exp/maple:
==> flow/design.v <==
`timescale 1ns / 1ns
module alu_top(clk, a, b, s, result, zero);
input clk;
input [15:0] a, b;
input [3:0] s;
output reg [15:0] result;
output reg zero;
reg [15:0] a_q, b_q;
reg [3:0] s_q;
wire [15:0] alu_result;
wire alu_zero;
always @(posedge clk) begin
    a_q <= a;
    b_q <= b;
    s_q <= s;
    result <= alu_result;
    zero <= alu_zero;
end
alu u_alu(.a(a_q), .b(b_q), .s(s_q), .result(alu_result), .zero_detection(alu_zero));
endmodule

`timescale 1ns / 1ns
module three_to_one_mux(d0,d1,d2,s,y);
input [15:0] d0, d1, d2;
input [1:0] s;
output [15:0] y;
reg [15:0] y;
always@(d0 or d1 or d2 or s)
begin
case(s)
      2'b00  : y = d0;
      2'b01  : y = d1;
      2'b10  : y = d2;
      default : y = d0; 
endcase
end
endmodule
module rotate_right(n, value, result);
	input [15:0] n, value;
	output reg [15:0] result;
	reg [15:0] temp, temp2;
	always@(*)
	begin
		temp = 16'd0;
		temp2 = 16'd0;
		case(n[3:0])
			0:
				begin
				result = value;
				end
			1:
				begin
				temp = { {15 - 1 + 1{1'b0}}, value[1 - 1: 0] };
				temp2 = value >> 1;
				result = {temp[1 - 1: 0] , temp2[15 - 1: 0]};
				end
			2:
				begin
				temp = { {15 - 2 + 1{1'b0}}, value[2 - 1: 0] };
				temp2 = value >> 2;
				result = {temp[2 - 1: 0] , temp2[15 - 2: 0]};
				end
			3:
				begin
				temp = { {15 - 3 + 1{1'b0}}, value[3 - 1: 0] };
				temp2 = value >> 3;
				result = {temp[3 - 1: 0] , temp2[15 - 3: 0]};
				end
			4:
				begin
				temp = { {15 - 4 + 1{1'b0}}, value[4 - 1: 0] };
				temp2 = value >> 4;
				result = {temp[4 - 1: 0] , temp2[15 - 4: 0]};
				end
			5:
				begin
				temp = { {15 - 5 + 1{1'b0}}, value[5 - 1: 0] };
				temp2 = value >> 5;
				result = {temp[5 - 1: 0] , temp2[15 - 5: 0]};
				end
			6:
				begin
				temp = { {15 - 6 + 1{1'b0}}, value[6 - 1: 0] };
				temp2 = value >> 6;
				result = {temp[6 - 1: 0] , temp2[15 - 6: 0]};
				end
			7:
				begin
				temp = { {15 - 7 + 1{1'b0}}, value[7 - 1: 0] };
				temp2 = value >> 7;
				result = {temp[7 - 1: 0] , temp2[15 - 7: 0]};
				end
			8:
				begin
				temp = { {15 - 8 + 1{1'b0}}, value[8 - 1: 0] };
				temp2 = value >> 8;
				result = {temp[8 - 1: 0] , temp2[15 - 8: 0]};
				end
			9:
				begin
				temp = { {15 - 9 + 1{1'b0}}, value[9 - 1: 0] };
				temp2 = value >> 9;
				result = {temp[9 - 1: 0] , temp2[15 - 9: 0]};
				end
			10:
				begin
				temp = { {15 - 10 + 1{1'b0}}, value[10 - 1: 0] };
				temp2 = value >> 10;
				result = {temp[10 - 1: 0] , temp2[15 - 10: 0]};
				end
			11:
				begin
				temp = { {15 - 11 + 1{1'b0}}, value[11 - 1: 0] };
				temp2 = value >> 11;
				result = {temp[11 - 1: 0] , temp2[15 - 11: 0]};
				end
			12:
				begin
				temp = { {15 - 12 + 1{1'b0}}, value[12 - 1: 0] };
				temp2 = value >> 12;
				result = {temp[12 - 1: 0] , temp2[15 - 12: 0]};
				end
			13:
				begin
				temp = { {15 - 13 + 1{1'b0}}, value[13 - 1: 0] };
				temp2 = value >> 13;
				result = {temp[13 - 1: 0] , temp2[15 - 13: 0]};
				end
			14:
				begin
				temp = { {15 - 14 + 1{1'b0}}, value[14 - 1: 0] };
				temp2 = value >> 14;
				result = {temp[14 - 1: 0] , temp2[15 - 14: 0]};
				end
			15:
				begin
				temp = { {15 - 15 + 1{1'b0}}, value[15 - 1: 0] };
				temp2 = value >> 15;
				result = {temp[15 - 1: 0] , temp2[15 - 15: 0]};
				end
		endcase
	end
endmodule
module rotate_left(n, value, result);
	input [15:0] n, value;
	output reg [15:0] result;
	reg [15:0] temp, temp2;
	always@(*)
	begin
		temp = 16'd0;
		temp2 = 16'd0;
		case(n[3:0])
			0:
				begin
				result = value;
				end
			1:
				begin
				temp = { {15 - 1 + 1{1'b0}}, value[15:15 - 1 + 1] };
				temp2 = value << 1;
				result = {temp2[15:1] , temp[1 - 1:0]};
				end
			2:
				begin
				temp = { {15 - 2 + 1{1'b0}}, value[15:15 - 2 + 1] };
				temp2 = value << 2;
				result = {temp2[15:2] , temp[2 - 1:0]};
				end
			3:
				begin
				temp = { {15 - 3 + 1{1'b0}}, value[15:15 - 3 + 1] };
				temp2 = value << 3;
				result = {temp2[15:3] , temp[3 - 1:0]};
				end
			4:
				begin
				temp = { {15 - 4 + 1{1'b0}}, value[15:15 - 4 + 1] };
				temp2 = value << 4;
				result = {temp2[15:4] , temp[4 - 1:0]};
				end
			5:
				begin
				temp = { {15 - 5 + 1{1'b0}}, value[15:15 - 5 + 1] };
				temp2 = value << 5;
				result = {temp2[15:5] , temp[5 - 1:0]};
				end
			6:
				begin
				temp = { {15 - 6 + 1{1'b0}}, value[15:15 - 6 + 1] };
				temp2 = value << 6;
				result = {temp2[15:6] , temp[6 - 1:0]};
				end
			7:
				begin
				temp = { {15 - 7 + 1{1'b0}}, value[15:15 - 7 + 1] };
				temp2 = value << 7;
				result = {temp2[15:7] , temp[7 - 1:0]};
				end
			8:
				begin
				temp = { {15 - 8 + 1{1'b0}}, value[15:15 - 8 + 1] };
				temp2 = value << 8;
				result = {temp2[15:8] , temp[8 - 1:0]};
				end
			9:
				begin
				temp = { {15 - 9 + 1{1'b0}}, value[15:15 - 9 + 1] };
				temp2 = value << 9;
				result = {temp2[15:9] , temp[9 - 1:0]};
				end
			10:
				begin
				temp = { {15 - 10 + 1{1'b0}}, value[15:15 - 10 + 1] };
				temp2 = value << 10;
				result = {temp2[15:10] , temp[10 - 1:0]};
				end
			11:
				begin
				temp = { {15 - 11 + 1{1'b0}}, value[15:15 - 11 + 1] };
				temp2 = value << 11;
				result = {temp2[15:11] , temp[11 - 1:0]};
				end
			12:
				begin
				temp = { {15 - 12 + 1{1'b0}}, value[15:15 - 12 + 1] };
				temp2 = value << 12;
				result = {temp2[15:12] , temp[12 - 1:0]};
				end
			13:
				begin
				temp = { {15 - 13 + 1{1'b0}}, value[15:15 - 13 + 1] };
				temp2 = value << 13;
				result = {temp2[15:13] , temp[13 - 1:0]};
				end
			14:
				begin
				temp = { {15 - 14 + 1{1'b0}}, value[15:15 - 14 + 1] };
				temp2 = value << 14;
				result = {temp2[15:14] , temp[14 - 1:0]};
				end
			15:
				begin
				temp = { {15 - 15 + 1{1'b0}}, value[15:15 - 15 + 1] };
				temp2 = value << 15;
				result = {temp2[15:15] , temp[15 - 1:0]};
				end
		endcase
	end
endmodule
`timescale 1ns / 1ns
module alu(a,b,s,result,zero_detection);
input [15:0] a, b;
input [3:0] s;
output [15:0] result;
output reg zero_detection;
wire [15:0] rol_result, ror_result;
reg [15:0] other_result;
reg [1:0] mux_select;
wire [15:0] temp_result;
rotate_left rl1(.n(a), .value(b), .result(rol_result));
rotate_right rr1(.n(a), .value(b), .result(ror_result));
three_to_one_mux mux_1(.d0(rol_result),.d1(ror_result),.d2(other_result),.s(mux_select),.y(temp_result));
always@(*)
begin
 other_result = 16'd0;
 mux_select = 2'h2;
 case(s)
      4'b1111: begin other_result = a + b; mux_select = 3'h2;end   
      4'b1110: begin other_result = a - b; mux_select = 3'h2;end  
      4'b1101: begin other_result = a & b; mux_select = 3'h2;end 
      4'b1100: begin other_result = a | b; mux_select = 3'h2;end 
      4'b0001: begin other_result = a * b; mux_select = 3'h2;end
      4'b1100: begin other_result = a / b; mux_select = 3'h2;end
      4'b1010: begin other_result = a<<b; mux_select = 3'h2;end
      4'b1011: begin other_result = a>>b; mux_select = 3'h2;end
      4'b1000:    begin 
                  if (a < b) 
                        begin 
                              other_result = 16'd1; 
                              mux_select = 3'h2; 
                        end
                  else
                        begin
                              other_result = 0;
                              mux_select = 3'h2; 
                        end
                  end 
      4'b1001:    begin 
                  if(a > b) 
                        begin
                              other_result = 16'd1; 
                              mux_select = 3'h2;
                        end
                  else
                        begin
                              other_result = 0;
                              mux_select = 3'h2; 
                        end
                  end
      4'b1001: begin mux_select = 3'h0;end
      4'b1010: begin mux_select = 3'h1; end
      default: ;
endcase      
end 
always@(*)
begin
if(result == 0)
      zero_detection = 1;
else
      zero_detection = 0;
end 
assign result = temp_result;
endmodule
export LEC_CHECK = 0
export CAP_MARGIN = 20
export CORE_MARGIN = 2
export CORE_UTILIZATION = 70
export CTS_CLUSTER_DIAMETER = 31
export MAX_ROUTING_LAYER = met4
export SETUP_SLACK_MARGIN = -0.4
export SLEW_MARGIN = 20
create_clock -name core_clock -period 5.19 [get_ports {clk}]
run.sh (not shown) runs the stock make flow with config.mk's settings and CLKGATE_MAP_FILE=.
exp/maple failed in global routing (5_1_grt) with GRT-0232.
Changes in exp/tundra relative to exp/maple:
-- flow/config.mk --
<<< exp/maple, line 9
export CORE_MARGIN = 2
export CORE_UTILIZATION = 70
export CTS_CLUSTER_DIAMETER = 31
export MAX_ROUTING_LAYER = met4
export SETUP_SLACK_MARGIN = -0.4
export SLEW_MARGIN = 20
>>> exp/tundra, line 9
export CORE_MARGIN = 2
export CORE_UTILIZATION = 40
export SETUP_SLACK_MARGIN = 1.73
export SLEW_MARGIN = 20
==> flow/constraint.sdc <==
create_clock -name core_clock -period 7.29 [get_ports {clk}]
set_input_delay 1.4580 -clock core_clock [delete_from_list [all_inputs] [get_ports {clk}]]
set_output_delay 1.4580 -clock core_clock [all_outputs]
set_load 0.01 [all_outputs]
--- outcome ---
Higher buffers inserted during post-CTS setup optimization goes to exp/tundra over exp/maple.
Having completed the whole flow, exp/tundra delivered a layout that passed the timing, design-rule and antenna checks.
Diff exp/maple -> exp/tundra: die size went up by 9700 um^2, number of instances resized during post-cts repair rose about 46%.
Modified inputs, exp/fjord compared to exp/tundra
-- flow/config.mk --
<<< exp/tundra, line 10
export CORE_UTILIZATION = 40
export SETUP_SLACK_MARGIN = 1.73
export SLEW_MARGIN = 20
>>> exp/fjord, line 10
export CORE_UTILIZATION = 40
export SLEW_MARGIN = 20
[summary]
exp/fjord has met2 track demand over resource in global routing below what exp/tundra had.
Between exp/tundra and exp/fjord, relative contribution of combinational cells to total power is lower for exp/fjord, exp/tundra comes in above that.
Longest individual stage delay on the worst path: exp/tundra and exp/fjord compared, lower one is exp/tundra
Summary: with exp/tundra as the reference, via total after detailed routing in exp/fjord moved down by a few percent.
For overall power of the completed layout, dividing the value from exp/tundra by the value from exp/fjord gives 1.2.
In the flow results for exp/tundra and exp/fjord, the clock insertion delay at the later pin of the skew report is smaller on exp/fjord.
Of exp/tundra and exp/fjord, the run reporting the lower hold slack was exp/fjord.
For exp/xenon, these inputs were changed with respect to exp/fjord:
-- flow/config.mk --
<<< exp/fjord, line 7
export LEC_CHECK = 0
export CAP_MARGIN = 20
export CORE_MARGIN = 2
export CORE_UTILIZATION = 40
export SLEW_MARGIN = 20
>>> exp/xenon, line 7
export LEC_CHECK = 0
export ABC_AREA = 1
export CAP_MARGIN = 20
export CELL_PAD_IN_SITES_GLOBAL_PLACEMENT = 3
export CORE_MARGIN = 2
export CORE_UTILIZATION = 40
export CTS_CLUSTER_DIAMETER = 391
export CTS_CLUSTER_SIZE = 98
export PLACE_DENSITY = 0.43
export SLEW_MARGIN = 20
export TNS_END_PERCENT = 5
==> flow/constraint.sdc <==
create_clock -name core_clock -period 8.0 [get_ports {clk}]
set_input_delay 1.6000 -clock core_clock [delete_from_list [all_inputs] [get_ports {clk}]]
set_output_delay 1.6000 -clock core_clock [all_outputs]
set_load 0.01 [all_outputs]
==> comparison <==
- exp/xenon completed end to end with timing, DRC and antenna clean.
- Diff exp/xenon and exp/fjord: least setup slack across all paths after layout higher in exp/xenon
- exp/xenon ended up with simple AND/OR/NAND/NOR gates as its dominant kind of combinational cell; exp/fjord ended up with adder cells.
- exp/fjord -> exp/xenon: non-clock buffer count decreased by more than 10%
- Total power (exp/xenon over exp/fjord): decrease, 0.36 mW
- exp/xenon — sequential share of layout area 0.87 points lower, exp/fjord as reference
- Total length of routed wires was higher in the run labelled exp/xenon.
- | worst hold slack | exp/fjord vs exp/xenon | ≈ equal |
- met2 layer usage reported by global route for exp/xenon: 5.2 points up relative to exp/fjord
- exp/fjord has a lower chip footprint than exp/xenon.
- [compare] base=exp/fjord new=exp/xenon: number of cells on the critical path now sits higher, met1 routed wirelength after detailed routing now sits higher.
Modified inputs, exp/delta compared to exp/xenon
==> flow/config.mk <==
export PLATFORM = sky130hd
export DESIGN_NAME = alu_top
export DESIGN_NICKNAME = alu_top
export VERILOG_FILES = /design/flow/design.v
export SDC_FILE = /design/flow/constraint.sdc
export NUM_CORES = 4
export LEC_CHECK = 0
export CAP_MARGIN = 35
export CELL_PAD_IN_SITES_GLOBAL_PLACEMENT = 3
export CORE_ASPECT_RATIO = 1.76
export CORE_MARGIN = 2
export CORE_UTILIZATION = 40
export CTS_CLUSTER_DIAMETER = 32
export CTS_CLUSTER_SIZE = 84
export PLACE_DENSITY_LB_ADDON = 0.06
export SETUP_SLACK_MARGIN = 2.32
export SLEW_MARGIN = 20
==> results <==
- The final reports for exp/delta and exp/xenon show largest driver fanout on the critical path lower in the former.
- Between exp/xenon and exp/delta, the difference in sequential cell count is negligible.
- Diff exp/xenon and exp/delta: fraction of power consumed by the clock network higher in exp/xenon
- A highest layer used for signal routing of met4 is what exp/xenon shows, while met5 belongs to exp/delta.
- The average wire per standard cell in exp/delta was higher than what exp/xenon gave.
- Re post-detailed-route DRC marker count: no difference whatsoever between exp/xenon and exp/delta.
- In exp/delta, the number of well-tap cells placed came out about 9% below the value in exp/xenon.
- exp/delta vs. exp/xenon: data arrival time at the worst-slack endpoint now smaller; final cell count moved down.
- The lower final instance area came out of exp/delta.
- exp/xenon has a higher share of power burned in registers than exp/delta.
- Per the final summary, exp/delta finished and its layout is clean on timing, DRC and antenna.
No activity file was given, so power comes from the tool's default toggle rates.
